## build 91
==> flow/design.v (excerpt) <==
module path_math
    (input [11:0] location,  
     input [11:0] target,  
     input [4:0] current_orientation,  
     input clock,
     input enable,
     input reset,
     output reg done,
	  output reg [4:0] needed_orientation,  
     output reg [11:0] move_command);
For scale: about 5600 cells after synthesis, roughly 290 flip-flops, roughly 50 I/O pins.
==> flow/config.mk <==
export PLATFORM = sky130hd
export DESIGN_NAME = path_math
export DESIGN_NICKNAME = path_math
export VERILOG_FILES = /design/flow/design.v
export SDC_FILE = /design/flow/constraint.sdc
export NUM_CORES = 4
export LEC_CHECK = 0
export ABC_AREA = 1
export CAP_MARGIN = 20
export CELL_PAD_IN_SITES_DETAIL_PLACEMENT = 0
export CORE_ASPECT_RATIO = 1.07
export CORE_MARGIN = 2
export CORE_UTILIZATION = 70
export CTS_CLUSTER_DIAMETER = 328
export CTS_CLUSTER_SIZE = 13
export GPL_ROUTABILITY_DRIVEN = 0
export GPL_TIMING_DRIVEN = 1
export MAX_ROUTING_LAYER = met4
export PLACE_DENSITY_LB_ADDON = 0.09
export SETUP_SLACK_MARGIN = -0.43
export SLEW_MARGIN = 35
export TNS_END_PERCENT = 15
==> flow/constraint.sdc <==
create_clock -name core_clock -period 8.4 [get_ports {clock}]
set_input_delay 1.6800 -clock core_clock [delete_from_list [all_inputs] [get_ports {clock}]]
set_output_delay 1.6800 -clock core_clock [all_outputs]
set_load 0.01 [all_outputs]
run.sh (not shown) runs the stock make flow with config.mk's settings and CLKGATE_MAP_FILE=.
In build 91 the implementation completed, yet the final layout does not meet the checks, the culprit being negative setup slack.
Inputs modified between build 91 and build 11:
- a deleted CTS_CLUSTER_DIAMETER that had been 328
- a deleted SETUP_SLACK_MARGIN that had been -0.43
- a deleted CELL_PAD_IN_SITES_DETAIL_PLACEMENT that had been 0
- a change of SLEW_MARGIN from 35 to 20
- a deleted PLACE_DENSITY_LB_ADDON that had been 0.09
- a deleted GPL_ROUTABILITY_DRIVEN that had been 0
- a deleted CORE_ASPECT_RATIO that had been 1.07
- a deleted CTS_CLUSTER_SIZE that had been 13
- a deleted MAX_ROUTING_LAYER that had been met4
- a deleted GPL_TIMING_DRIVEN that had been 1
- a deleted ABC_AREA that had been 1
- a deleted TNS_END_PERCENT that had been 15
- a change of CORE_UTILIZATION from 70 to 11
- a change of the clock period (ns, I/O delays scaled along) from 8.4 to 12.8
--- outcome ---
Build 11 went all the way through synthesis, placement and routing and the layout is clean on timing, DRC and antenna. Of build 11 and build 91, build 91 shows the higher net count of the finished layout, with build 11 below it. Cell area: build 11 < build 91. Summary of the comparison: share of synthesized cell area in full adder, half adder and majority cells is higher in build 11, relative to build 91. Highest routing layer actually used: met4 -> build 91, met5 -> build 11. Taking build 91 as the reference point, the layout overhead on the synthesized area of build 11 rises by 6.1 points. Measured against build 11, the count of unique library cells instantiated by Yosys of build 91 comes out at 0.78 times the reference value. The core of build 11 is less densely filled than that of build 91.
diff inputs: build 11 => build 92
- ABC_AREA newly set to 1
- SETUP_SLACK_MARGIN newly set to -0.81
- CTS_CLUSTER_SIZE newly set to 15
- CORE_UTILIZATION changed from 11 to 72
- the clock period (ns, I/O delays scaled along) changed from 12.8 to 8.22
==> comparison <==
- What the final checks of build 92 revealed, after a flow that finished every stage, was a layout that fails on negative setup slack.
- Build 11 has a lower logic depth of the worst path, buffers included than build 92.
- Build 11 → build 92: area overhead of the layout relative to synthesis decreased by 5.8 points relative to the old numbers, worst-case headroom to the max-slew limit decreased by 1.0 points relative to the old numbers.
- Summary of build 92 over build 11: detailed-route wire length picked up an extra 29000 um, synthesized cell area picked up an extra about 7%, worst setup slack lost 2.13 ns.
- Build 92 vs build 11: met1 routing resource usage after global routing up
- Final cell area: build 92 above build 11

---

Setup of run A:
Starting RTL as in the previous note.
export LEC_CHECK = 0
export ABC_AREA = 1
export CAP_MARGIN = 20
export CELL_PAD_IN_SITES_DETAIL_PLACEMENT = 2
export CELL_PAD_IN_SITES_GLOBAL_PLACEMENT = 3
export CORE_ASPECT_RATIO = 0.64
export CORE_MARGIN = 10
export CORE_UTILIZATION = 33
export CTS_CLUSTER_DIAMETER = 117
export CTS_CLUSTER_SIZE = 16
export GPL_TIMING_DRIVEN = 0
export HOLD_SLACK_MARGIN = 0.06
export MAX_ROUTING_LAYER = met4
export SLEW_MARGIN = 20
export TNS_END_PERCENT = 30
create_clock -name core_clock -period 12.0 [get_ports {clock}]
Run A: no failed stages, no open violations at the end
## Diff of input files: run B against run A
Settings: GPL_TIMING_DRIVEN no longer set, was 0; CTS_CLUSTER_SIZE no longer set, was 16; HOLD_SLACK_MARGIN no longer set, was 0.06; TNS_END_PERCENT no longer set, was 30; CTS_CLUSTER_DIAMETER no longer set, was 117; CORE_MARGIN now 2, was 10; CORE_ASPECT_RATIO no longer set, was 0.64; CORE_UTILIZATION now 40, was 33; CELL_PAD_IN_SITES_DETAIL_PLACEMENT no longer set, was 2; CELL_PAD_IN_SITES_GLOBAL_PLACEMENT no longer set, was 3; MAX_ROUTING_LAYER no longer set, was met4; ABC_AREA no longer set, was 1; the clock period (ns, I/O delays scaled along) now 11.0, was 12.0.
### Flow results
Run B vs. run A: placement-stage cell area went down; post-synthesis simple-gate area fraction shrank by 8.7 points.
From run A to run B the numbers moved as follows: synthesized cell count now sits lower; number of antenna violations at the first check in global routing now sits lower.
After synthesis and placement, the instance count of run B is below that of run A.
The clock buffer and inverter area fraction after layout number comes out higher for run B vs run A.
Against run A, final design instance area without fill in run B fell by a few percent.
Relative to run B, the following input files were edited for run C:
Settings: ABC_AREA: unset -> 1; CORE_UTILIZATION: 40 -> 65; the clock period (ns, I/O delays scaled along): 11.0 -> 8.41.
Notes after the runs:
Of run C and run B, the lower number of instances in the synthesized netlist belongs to run B. When run C is set beside run B, its global routing usage summed across all routing layers turns out to be 15 points larger. Run C -> run B: number of inserted diodes delta 0, exact match.
